Setup of build 87:
// cordic_rotation_top
module cordic_rotation_top#(parameter data_width=16,cordic_steps=16,angle_width=20)(
    input clk,
    input nreset,
    input enable,
    input signed [data_width-1:0] x_vec_in,
    input signed [data_width-1:0] y_vec_in,
    input [angle_width-1:0] target_angle,
    output wire signed  [data_width-1:0] x_vec_out,
    output wire signed  [data_width-1:0] y_vec_out,
    output reg done
    );
clock: 5.86 ns
lec_check: 0
cap_margin: 20
core_margin: 2
core_utilization: 40
place_density: 0.6
setup_slack_margin: 1.31
slew_margin: 20
run.sh (not shown) runs the stock make flow with config.mk's settings and CLKGATE_MAP_FILE=.
#### Input delta (build 60 over build 87)
- swapping 40 for 72 in CORE_UTILIZATION
- putting TNS_END_PERCENT at 5 where nothing was set
- clearing SETUP_SLACK_MARGIN, which used to be 1.31
- putting CTS_CLUSTER_DIAMETER at 384 where nothing was set
- swapping 5.86 for 5.07 in the clock period (ns, I/O delays scaled along)
## What came out
- Final checks on build 60, whose flow otherwise completed, came back failing, citing setup timing.
- In build 60, the logic gate fraction of the total cell area came out 0.91 points above the value in build 87.
- [build 60 vs build 87] synthesis-to-layout area growth: lower in build 60
- Compared build 60 vs build 87, and global-route track usage on met3 is up in build 60.
- Diff build 87 and build 60: via count lower in build 87
- Non-clock buffer count (build 60 vs. build 87) decreases by more than a quarter
> inputs changed (build 60 -> build 8)
- SETUP_SLACK_MARGIN now 1.16, previously not set
- PLACE_DENSITY no longer set, was 0.6
- CTS_CLUSTER_DIAMETER now 52, was 384
- TNS_END_PERCENT no longer set, was 5
- the clock period (ns, I/O delays scaled along) now 5.72, was 5.07
## What came out
Build 8 did not stop at any stage, and its layout met the timing, DRC and antenna checks. Via count of the first global-routing pass in build 8 vs build 60: down 677. Summary of build 8 over build 60: wire length per cell after detailed routing saw an increase, non-clock buffer count saw a decrease, final total negative setup slack saw an increase, worst hold slack saw a decrease, total wire length after detailed routing saw a decrease. Relative to build 60, the number of clock buffer instances in the layout of build 8 is higher by about 16%. Diff build 8..build 60 | full die area | unchanged. Where post-layout total power is concerned, build 60 is outperformed by build 8. Build 60 reports its slowest library cell on the worst path as sky130_fd_sc_hd__o41ai_4 while build 8 reports sky130_fd_sc_hd__a211oi_2.
The following lists how build 58 was set up differently from build 8:
- CTS_CLUSTER_DIAMETER no longer set, was 52
- CORE_UTILIZATION now 64, was 72
- the clock period (ns, I/O delays scaled along) now 4.4, was 5.72
[summary]
Looking across build 58 and build 8, the single run that reached the end with no open violations was build 8. Tap cell count in build 58 vs build 8: up 11%. Build 58 can be clocked faster than build 8. Cmp build 58 and build 8 / final clock period utilization by the worst path / higher: build 58. Build 8 ended up with clock as its largest power group; build 58 ended up with sequential cells. Diff build 8 -> build 58 | number of instances resized during post-cts repair | increase of 151. In the metrics for build 58 and build 8, the one carrying the higher met2 track utilization from global routing is build 8. On signal arrival time at the worst endpoint, the higher figure sits with build 8, not build 58. Re worst setup slack after layout: build 58 and build 8 aren't equal, and the higher value belongs to build 8. The higher final area of build 58 and build 8 is in build 58. Build 8 → build 58: final design utilization now sits higher, wire length of the first global-routing pass went up by about 8%, power climbed 24%.
Inputs modified between build 58 and build 16:
- swapping 64 for 72 in CORE_UTILIZATION
- putting PLACE_DENSITY at 0.67 where nothing was set
- swapping 1.16 for -0.3 in SETUP_SLACK_MARGIN
==> results <==
- Run status, build 16: aborted in 5_1_grt, error DPL-0038
- ~same area after synthesis in build 58 and build 16
- Build 58 -> build 16: count of cell types in the netlist delta 0, exact match
- Synthesized chip area reported by yosys essentially unchanged between build 16 and build 58.
- Row placement-stage cell area: build 16 lower / build 58 higher

Setup of job 7684:
The RTL this note starts from:
==> flow/design.v <==
`timescale 1ns / 1ps
module stages_rotation #(parameter data_width=16,angle_width=16,cordic_steps=16,stage_number=1)(
    input clk,
    input nreset,
    input enable,
    input signed [data_width-1:0] x_vec_in,
    input signed [data_width-1:0] y_vec_in,
    input signed [angle_width-1:0]angle_in,
    input signed [angle_width-1:0]target_angle,
    output signed [data_width-1:0] x_vec_out,
    output signed [data_width-1:0] y_vec_out,
    output reg signed [angle_width-1:0]angle_out,
    output reg signed [angle_width-1:0]target_angle_out,
    output reg done
    );
    wire signed [angle_width-1:0] atan [cordic_steps-1:0];
    assign atan[0] = 20'h02000; 
    assign atan[1] = 20'h012E4;
    assign atan[2] = 20'h009FB;
    assign atan[3] = 20'h00511;
    assign atan[4] = 20'h0028B;
    assign atan[5] = 20'h00145;
    assign atan[6] = 20'h000A2;
    assign atan[7] = 20'h00051;
    assign atan[8] = 20'h00028;
    assign atan[9] = 20'h00014;
    assign atan[10] = 20'h0000A;
    assign atan[11] = 20'h00005;
    assign atan[12] = 20'h00002;
    assign atan[13] = 20'h00001;
    assign atan[14] = 20'h00000;
    assign atan[15] = 20'h00000;
    reg signed [data_width-1:0]x_temp_out,y_temp_out;
    assign x_vec_out = x_temp_out;
    assign y_vec_out = y_temp_out;
    always @(posedge clk) begin
        if (~nreset) begin
            x_temp_out <= $signed({data_width{1'b0}});
            y_temp_out <= $signed({data_width{1'b0}});
				angle_out <= 0;
            done <= 1'b0;
        end
        else begin
            if (enable) begin
                if ($signed(target_angle) <= $signed(angle_in)) begin
                    x_temp_out <= x_vec_in + (y_vec_in>>>(stage_number-1));
                    y_temp_out <= y_vec_in - (x_vec_in>>>(stage_number-1));
                    angle_out <= angle_in - atan[stage_number-1];
                end
                else begin
                    x_temp_out <= x_vec_in - (y_vec_in>>>(stage_number-1));
                    y_temp_out <= y_vec_in + (x_vec_in>>>(stage_number-1));
                    angle_out <= angle_in + atan[(stage_number-1)];
                end
                target_angle_out <= target_angle;
                done <= 1'b1;
            end
            else begin
                x_temp_out <= $signed({data_width{1'b0}});
                y_temp_out <= $signed({data_width{1'b0}});
					 angle_out <= 0;
                done <= 1'b0;
            end
        end
    end
endmodule
`timescale 1ns / 1ps
module cordic_rotation_top#(parameter data_width=16,cordic_steps=16,angle_width=20)(
    input clk,
    input nreset,
    input enable,
    input signed [data_width-1:0] x_vec_in,
    input signed [data_width-1:0] y_vec_in,
    input [angle_width-1:0] target_angle,
    output wire signed  [data_width-1:0] x_vec_out,
    output wire signed  [data_width-1:0] y_vec_out,
    output reg done
    );
    wire signed [data_width-1:0] x [0:cordic_steps-1];
    wire signed [data_width-1:0] y [0:cordic_steps-1];
    wire signed [angle_width-1:0] angle_stages [0:cordic_steps-1];
    wire [1:cordic_steps] status;
	 reg signed [data_width-1+16:0] temp_x_vec_out,temp_y_vec_out;
	 wire done_last_stage;
	 reg signed [data_width-1:0] temp_x_vec_in,temp_y_vec_in;
	 reg [angle_width-1:0]temp_t_ang;
	 wire signed [angle_width-1:0] temp_target_angle [0:cordic_steps-1];
	 reg temp_enable;
	 always @(posedge clk) begin
		if(~nreset) begin
			temp_x_vec_in <= {data_width{1'b0}};
			temp_y_vec_in <= {data_width{1'b0}};
			temp_t_ang <= {angle_width{1'b0}};
			temp_enable <= 1'b0;
		end
		else begin
			if (enable) begin
				temp_enable <= 1'b1;				
				if ($signed(target_angle)>=$signed(20'h04000)) begin
				    if ($signed(target_angle)>=$signed(20'h08000)) begin
				        if ($signed(target_angle)>=$signed(20'h0C000)) begin
				            temp_x_vec_in <= x_vec_in;
                            temp_y_vec_in <= y_vec_in;
                            temp_t_ang <= $signed(target_angle) - $signed(20'h10000);
   				        end
				        else begin
				            temp_x_vec_in <= -x_vec_in;
                            temp_y_vec_in <= -y_vec_in;
                            temp_t_ang <= $signed(target_angle) - $signed(20'h08000);
				        end
				    end
				    else begin
                        temp_x_vec_in <= -x_vec_in;
                        temp_y_vec_in <= -y_vec_in;
                        temp_t_ang <= $signed(target_angle) - $signed(20'h08000);
  				    end
				end
                else if ($signed(target_angle)<=$signed(-20'h04000)) begin
                    if ($signed(target_angle)<=$signed(-20'h08000)) begin
                        if ($signed(target_angle)<=$signed(-20'h0C000)) begin
				            temp_x_vec_in <= x_vec_in;
                            temp_y_vec_in <= y_vec_in;
                            temp_t_ang <= $signed(target_angle) + $signed(20'h10000);
                        end
                        else begin
				            temp_x_vec_in <= -x_vec_in;
                            temp_y_vec_in <= -y_vec_in;
                            temp_t_ang <= $signed(target_angle) + $signed(20'h08000);
                        end
                    end
                    else begin
                        temp_x_vec_in <= -x_vec_in;
                        temp_y_vec_in <= -y_vec_in;
                        temp_t_ang <= $signed(target_angle) + $signed(20'h08000);
                    end
                end
				else begin
					temp_x_vec_in <= x_vec_in;
					temp_y_vec_in <= y_vec_in;
					temp_t_ang <= $signed(target_angle);
				end
			end
			else begin
				temp_enable <= 1'b0;
				temp_x_vec_in <= {data_width{1'b0}};
				temp_y_vec_in <= {data_width{1'b0}};
				temp_t_ang <= {angle_width{1'b0}};
			end
		end
	 end
    assign status[1] = temp_enable;
    assign x[0] = temp_x_vec_in;
    assign y[0] = temp_y_vec_in;
    assign angle_stages[0] = {angle_width{1'b0}};
    assign temp_target_angle[0] = temp_t_ang;
    genvar i;
    generate
        for (i=1;i<cordic_steps-1;i=i+1) begin:gen_rotation
            stages_rotation #(
                .data_width(data_width),
                .angle_width(angle_width),
                .cordic_steps(cordic_steps),
                .stage_number(i)
                )
            first(
                .clk(clk),
                .nreset(nreset),
                .enable(status[i]),
                .x_vec_in(x[i-1]),
                .y_vec_in(y[i-1]),
                .angle_in(angle_stages[i-1]),
                .target_angle(temp_target_angle[i-1]),
                .x_vec_out(x[i]),
                .y_vec_out(y[i]),
                .angle_out(angle_stages[i]),
                .target_angle_out(temp_target_angle[i]),
                .done(status[i+1])
                );
        end
    endgenerate
    stages_rotation #(
        .data_width(data_width),
        .angle_width(angle_width),
        .cordic_steps(cordic_steps),
        .stage_number(cordic_steps-1)
        )
    last(
        .clk(clk),
        .nreset(nreset),
        .enable(status[cordic_steps-1]),
        .x_vec_in(x[cordic_steps-2]),
        .y_vec_in(y[cordic_steps-2]),
        .angle_in(angle_stages[cordic_steps-2]),
        .target_angle(temp_target_angle[cordic_steps-2]),
        .x_vec_out(x[cordic_steps-1]),
        .y_vec_out(y[cordic_steps-1]),
        .angle_out(angle_stages[cordic_steps-1]),
        .target_angle_out(temp_target_angle[cordic_steps-1]),
        .done(done_last_stage)
        );
    reg counter;
	assign x_vec_out = temp_x_vec_out[data_width+7:8];
	assign y_vec_out = temp_y_vec_out[data_width+7:8];
	 always @(posedge clk) begin
        if (~nreset) begin
            done <= 1'b0;
        end
        else begin
            done <= done_last_stage;
            if (done_last_stage) begin
                    temp_x_vec_out <= $signed(x[cordic_steps-1])*$signed(16'b0000000010011011);
                    temp_y_vec_out <= $signed(y[cordic_steps-1])*$signed(16'b0000000010011011);
            end
        end
    end
endmodule
Settings: LEC_CHECK=0, CAP_MARGIN=30, CELL_PAD_IN_SITES_DETAIL_PLACEMENT=0, CORE_MARGIN=2, CORE_UTILIZATION=60, GPL_TIMING_DRIVEN=0, PLACE_DENSITY=0.6, SLEW_MARGIN=15, TNS_END_PERCENT=10; clock period 6.0 ns.
Both conditions hold for job 7684: the flow ran to the end and the final layout passed the timing, DRC and antenna checks.
For job 7974, these inputs were changed with respect to job 7684:
- swapping 30 for 20 in CAP_MARGIN
- swapping 15 for 20 in SLEW_MARGIN
- clearing CELL_PAD_IN_SITES_DETAIL_PLACEMENT, which used to be 0
- clearing TNS_END_PERCENT, which used to be 10
- clearing GPL_TIMING_DRIVEN, which used to be 0
- swapping 60 for 70 in CORE_UTILIZATION
- swapping 6.0 for 5.07 in the clock period (ns, I/O delays scaled along)
## What came out
Status job 7974: flow complete, layout not clean - setup timing. The number of non-clock buffers in the layout in job 7974 sits 170% above the value recorded for job 7684. Job 7974 vs job 7684 on TritonCTS buffer count: job 7974 is the lower one. On number of maximum-capacitance constraint violations, job 7684 tracks job 7974 almost exactly. gen_rotation[9].first.x_temp_out[14] as the worst setup path endpoint was reported by job 7684, and gen_rotation[12].first.x_temp_out[15] by job 7974. Across both runs, average wire per standard cell was higher for job 7974 than for job 7684. Against job 7684, first-pass GRT wire length in job 7974 came out worse. Diff job 7684 -> job 7974 | fmax | up by more than 10%. From job 7684 to job 7974 the numbers moved as follows: worst setup slack now smaller, area growth from synthesis to layout now larger.
--- input diff job 7974..job 6749 ---
- a change of CORE_UTILIZATION from 70 to 40
- a change of the clock period (ns, I/O delays scaled along) from 5.07 to 5.86
[summary]
The final layout from job 6749, which completed every stage, passed the timing, DRC and antenna checks at the end of the flow. From job 6749 to job 7974, number of signal-net inverters in the final layout did not move at all. [job 6749 vs job 7974] deepest level of the CTS H-tree: higher in job 6749. Going from job 7974 to job 6749, design area shrinks by 6.2%. Job 7974 → job 6749: sequential standard cell area about even, power per cell area saw a decrease, clock group share of total power went up, worst setup slack saw an increase.
Changes in job 6269 relative to job 6749:
- CORE_UTILIZATION changed from 40 to 54
Findings:
Diff job 6749 -> job 6269: pin count of the biggest net entering global routing climbed 21; combinational power share barely changed; combinational gate area did not really move. Going from job 6749 to job 6269, total non-filler cell area in the finished layout down 380 um^2, final hold slack up 0.010 ns, number of clock-tree buffers in the layout down 8.5%.
Power is estimated from default activity; no workload was simulated.
